## CLOCK_TOP
module CLOCK_TOP( 
	   SEG0, SEG1, SEG2, SEG3, SEG4, SEG5, SEG6, SEG7, LED, BUZ_OUT,
	   CLK50M, KEY1, KEY2, KEY3, SW0, SW1, SW2, SW3, SW4, SW5, KNOCK,
	   SENSOR, ROT_A, ROT_B
	   );
Settings: LEC_CHECK=0, CAP_MARGIN=20, CELL_PAD_IN_SITES_DETAIL_PLACEMENT=1, CORE_ASPECT_RATIO=1.02, CORE_MARGIN=9, CORE_UTILIZATION=34, CTS_CLUSTER_SIZE=62, GPL_ROUTABILITY_DRIVEN=0, MAX_ROUTING_LAYER=met4, PLACE_DENSITY=0.82, SETUP_SLACK_MARGIN=0.53, SLEW_MARGIN=20, TNS_END_PERCENT=50; clock period 11.7 ns.
run.sh (not shown) runs the stock make flow with config.mk's settings and CLKGATE_MAP_FILE=.
The starting point ran to the end with no violations.
Change:
==> flow/config.mk (replaced) <==
export PLATFORM = sky130hd
export DESIGN_NAME = CLOCK_TOP
export DESIGN_NICKNAME = CLOCK_TOP
export VERILOG_FILES = /design/flow/design.v
export SDC_FILE = /design/flow/constraint.sdc
export NUM_CORES = 4
export LEC_CHECK = 0
export CAP_MARGIN = 20
export CORE_MARGIN = 2
export CORE_UTILIZATION = 9
export SLEW_MARGIN = 20
==> flow/constraint.sdc (replaced) <==
create_clock -name core_clock -period 30.1 [get_ports {CLK50M}]
set_input_delay 6.0200 -clock core_clock [delete_from_list [all_inputs] [get_ports {CLK50M}]]
set_output_delay 6.0200 -clock core_clock [all_outputs]
set_load 0.01 [all_outputs]
Outcome:
- The changed run passed the timing, DRC and antenna checks
- setup slack improves by 15 ns
- die area grows to 3.3 times its value
- design area rises by 12%
Change:
--- a/flow/config.mk
+++ b/flow/config.mk
@@ -8,4 +8,5 @@
 export CAP_MARGIN = 20
 export CORE_MARGIN = 2
-export CORE_UTILIZATION = 9
+export CORE_UTILIZATION = 64
+export CTS_CLUSTER_SIZE = 100
 export SLEW_MARGIN = 20
==> flow/constraint.sdc (replaced) <==
create_clock -name core_clock -period 8.05 [get_ports {CLK50M}]
set_input_delay 1.6100 -clock core_clock [delete_from_list [all_inputs] [get_ports {CLK50M}]]
set_output_delay 1.6100 -clock core_clock [all_outputs]
set_load 0.01 [all_outputs]
After rerunning: Clock skew falls by 0.013 ns. Setup slack is worse by 18 ns. Cell area falls by about 13%.
Change:
--- a/flow/config.mk
+++ b/flow/config.mk
@@ -8,5 +8,4 @@
 export CAP_MARGIN = 20
 export CORE_MARGIN = 2
-export CORE_UTILIZATION = 64
-export CTS_CLUSTER_SIZE = 100
+export CORE_UTILIZATION = 61
 export SLEW_MARGIN = 20
==> flow/constraint.sdc (replaced) <==
create_clock -name core_clock -period 8.72 [get_ports {CLK50M}]
set_input_delay 1.7440 -clock core_clock [delete_from_list [all_inputs] [get_ports {CLK50M}]]
set_output_delay 1.7440 -clock core_clock [all_outputs]
set_load 0.01 [all_outputs]
Combinational power drops by a few percent; design area hardly moves; utilization came out lower by 2.7 points; global-route usage fell by 1.5 points; power goes down by a few percent; routed wire length barely changes; synthesized cell count stays the same.
Change:
--- a/flow/config.mk
+++ b/flow/config.mk
@@ -8,4 +8,6 @@
 export CAP_MARGIN = 20
 export CORE_MARGIN = 2
-export CORE_UTILIZATION = 61
+export CORE_UTILIZATION = 65
+export SETUP_SLACK_MARGIN = 3.28
 export SLEW_MARGIN = 20
+export TNS_END_PERCENT = 5
==> flow/constraint.sdc (replaced) <==
create_clock -name core_clock -period 16.2 [get_ports {CLK50M}]
set_input_delay 3.2400 -clock core_clock [delete_from_list [all_inputs] [get_ports {CLK50M}]]
set_output_delay 3.2400 -clock core_clock [all_outputs]
set_load 0.01 [all_outputs]
Register-to-register slack gains 7.5 ns.
Non-clock buffer count went down by 4.
Routed wire length went up slightly.
Cell count went down slightly.
Design area stays flat.
Clock-buffer cell count went down by 4.
Via count went up slightly.
Sequential power went down by well over a third.
Worst setup slack gains 5.6 ns.
Change:
--- a/flow/config.mk
+++ b/flow/config.mk
@@ -6,8 +6,7 @@
 export NUM_CORES = 4
 export LEC_CHECK = 0
+export ABC_AREA = 1
 export CAP_MARGIN = 20
 export CORE_MARGIN = 2
-export CORE_UTILIZATION = 65
-export SETUP_SLACK_MARGIN = 3.28
+export CORE_UTILIZATION = 62
 export SLEW_MARGIN = 20
-export TNS_END_PERCENT = 5
==> flow/constraint.sdc (replaced) <==
create_clock -name core_clock -period 15.3 [get_ports {CLK50M}]
set_input_delay 3.0600 -clock core_clock [delete_from_list [all_inputs] [get_ports {CLK50M}]]
set_output_delay 3.0600 -clock core_clock [all_outputs]
set_load 0.01 [all_outputs]
=>
- via count rises by about a fifth
- setup slack got worse by 0.41 ns
- total power goes up by a little under a tenth
- register-to-register slack gets worse by 1.2 ns
- cell count increases by a quarter to a third
- combinational power goes up by a few percent
- design area rose by a little under a tenth
- flip-flop count does not change
- area after synthesis came out higher by a little under a tenth
- non-clock buffer count increases by 1
- clock skew came out higher by 0.0032 ns

========
Setup of job 101:
Starting RTL as in the previous note.
Settings: LEC_CHECK=0, CAP_MARGIN=20, CORE_MARGIN=2, CORE_UTILIZATION=70, CTS_CLUSTER_DIAMETER=31, CTS_CLUSTER_SIZE=37, SETUP_SLACK_MARGIN=3.28, SLEW_MARGIN=20, TNS_END_PERCENT=5; clock period 16.2 ns.
Job 101 completed end to end with timing, DRC and antenna clean.
Input changes introduced in job 102 (baseline for comparison: job 101):
# job 101
export LEC_CHECK = 0
export CAP_MARGIN = 20
export CORE_MARGIN = 2
export CORE_UTILIZATION = 70
export CTS_CLUSTER_DIAMETER = 31
export CTS_CLUSTER_SIZE = 37
export SETUP_SLACK_MARGIN = 3.28
export SLEW_MARGIN = 20
export TNS_END_PERCENT = 5
create_clock -name core_clock -period 16.2 [get_ports {CLK50M}]
# job 102
export LEC_CHECK = 0
export CAP_MARGIN = 20
export CORE_MARGIN = 2
export CORE_UTILIZATION = 40
export SETUP_SLACK_MARGIN = 1.02
export SLEW_MARGIN = 20
create_clock -name core_clock -period 8.31 [get_ports {CLK50M}]
Summary of job 102 over job 101: setup skew after layout moved down, total length of routed met3 wires shrank by 40%, number of buffers other than clock buffers in the final layout increased about 4%, required time of the critical path fell by 6.31 ns, overall global routing resource usage dropped 15 points. Summary of job 102 over job 101: delay of the slowest critical-path stage now smaller; power now larger; die extent in y now larger; worst hold margin now larger; worst relative slew slack now smaller. The count of vias placed by the detailed router in job 102 is 0.945 times that in job 101.
Relative to job 102, the following input files were edited for job 103:
# job 102
export LEC_CHECK = 0
export CAP_MARGIN = 20
export CORE_MARGIN = 2
export CORE_UTILIZATION = 40
export SETUP_SLACK_MARGIN = 1.02
export SLEW_MARGIN = 20
create_clock -name core_clock -period 8.31 [get_ports {CLK50M}]
# job 103
export LEC_CHECK = 0
export CAP_MARGIN = 20
export CORE_MARGIN = 2
export CORE_UTILIZATION = 40
export MIN_ROUTING_LAYER = met2
export PLACE_DENSITY = 0.53
export SLEW_MARGIN = 20
create_clock -name core_clock -period 20.0 [get_ports {CLK50M}]
--- outcome ---
Job 103 finished all stages; however, its layout fails the closing checks, the failures being DRC. Compared with job 102, job 103 shows a lower maximum VDD drop. On final-layout clock buffer total, the higher figure sits with job 103, not job 102. Job 103 ends up with a final area that is 0.74% higher than in job 102. The average wire per standard cell in job 103 sits about 4.7% above the value recorded for job 102. Job 103 against job 102; post-route total power is down by more than half. From job 102 to job 103 the numbers moved as follows: clock skew now sits higher; cell count about even.

========
Starting RTL as in the previous note.
export LEC_CHECK = 0
export ABC_AREA = 0
export CAP_MARGIN = 35
export CORE_MARGIN = 4
export CORE_UTILIZATION = 69
export CTS_CLUSTER_SIZE = 36
export MIN_ROUTING_LAYER = met2
export PLACE_DENSITY = 0.65
export SETUP_SLACK_MARGIN = 1.21
export SLEW_MARGIN = 20
create_clock -name core_clock -period 5.34 [get_ports {CLK50M}]
Change:
ABC_AREA = unset   (was 0)
CAP_MARGIN = 20   (was 35)
CORE_MARGIN = 2   (was 4)
CORE_UTILIZATION = 40   (was 69)
CTS_CLUSTER_SIZE = unset   (was 36)
MIN_ROUTING_LAYER = unset   (was met2)
PLACE_DENSITY = unset   (was 0.65)
SETUP_SLACK_MARGIN = unset   (was 1.21)
clock period = 8.31 ns   (was 5.34 ns; I/O delays follow)
Outcome: Non-clock buffer count fell by 11. Clock-buffer cell count rose by 6. First-iteration DRC count fell by 83%. Critical path depth does not change.
Change:
CORE_UTILIZATION = 61   (was 40)
clock period = 8.5 ns   (was 8.31 ns; I/O delays follow)
=>
- sequential cell count is unchanged
- wire length went down by about 3.6%
- synthesized cell count stays the same
- worst hold slack degrades by 120 ps
Change:
ABC_AREA = 1   (was unset)
CORE_UTILIZATION = 72   (was 61)
clock period = 30.1 ns   (was 8.5 ns; I/O delays follow)
Effect: The new run completed without violations; power went down by well over a third; global-route usage came out higher by 8.2 points; clock power went down by well over a third; non-clock buffer count went down by 4; routed wire length is higher by about a fifth; area after synthesis goes up by a little under a tenth; cell count rose by a quarter to a third; sequential power goes down by well over a third.
Change:
ABC_AREA = unset   (was 1)
CORE_UTILIZATION = 68   (was 72)
clock period = 6.79 ns   (was 30.1 ns; I/O delays follow)
What happened:
- final area came out lower by 7.1%
- via count came out lower by 19%
- synthesized cell count came out lower by 25%
- routed wire length came out lower by 17%
- utilization came out lower by 3.7 points
- count of clock-buffer cells in the layout came out higher by 6
- final cell count came out lower by 23%
Change:
CORE_UTILIZATION = 61   (was 68)
SETUP_SLACK_MARGIN = 3.28   (was unset)
clock period = 13.4 ns   (was 6.79 ns; I/O delays follow)
The new run finished with timing, DRC and antenna clean.
Hold slack gets better by 7.2 ps.
Routed wire length is about the same.
Die area is higher by 11%.
Clock-buffer cell count is lower by 9.
Area after synthesis is unchanged.
Total power is lower by 49%.
Final cell count is higher by 0.72%.
Clock power is lower by 48%.
Design area is higher by 0.32%.
Register-to-register slack gets better by 6400 ps.
Power and IR drop assume default switching activity.
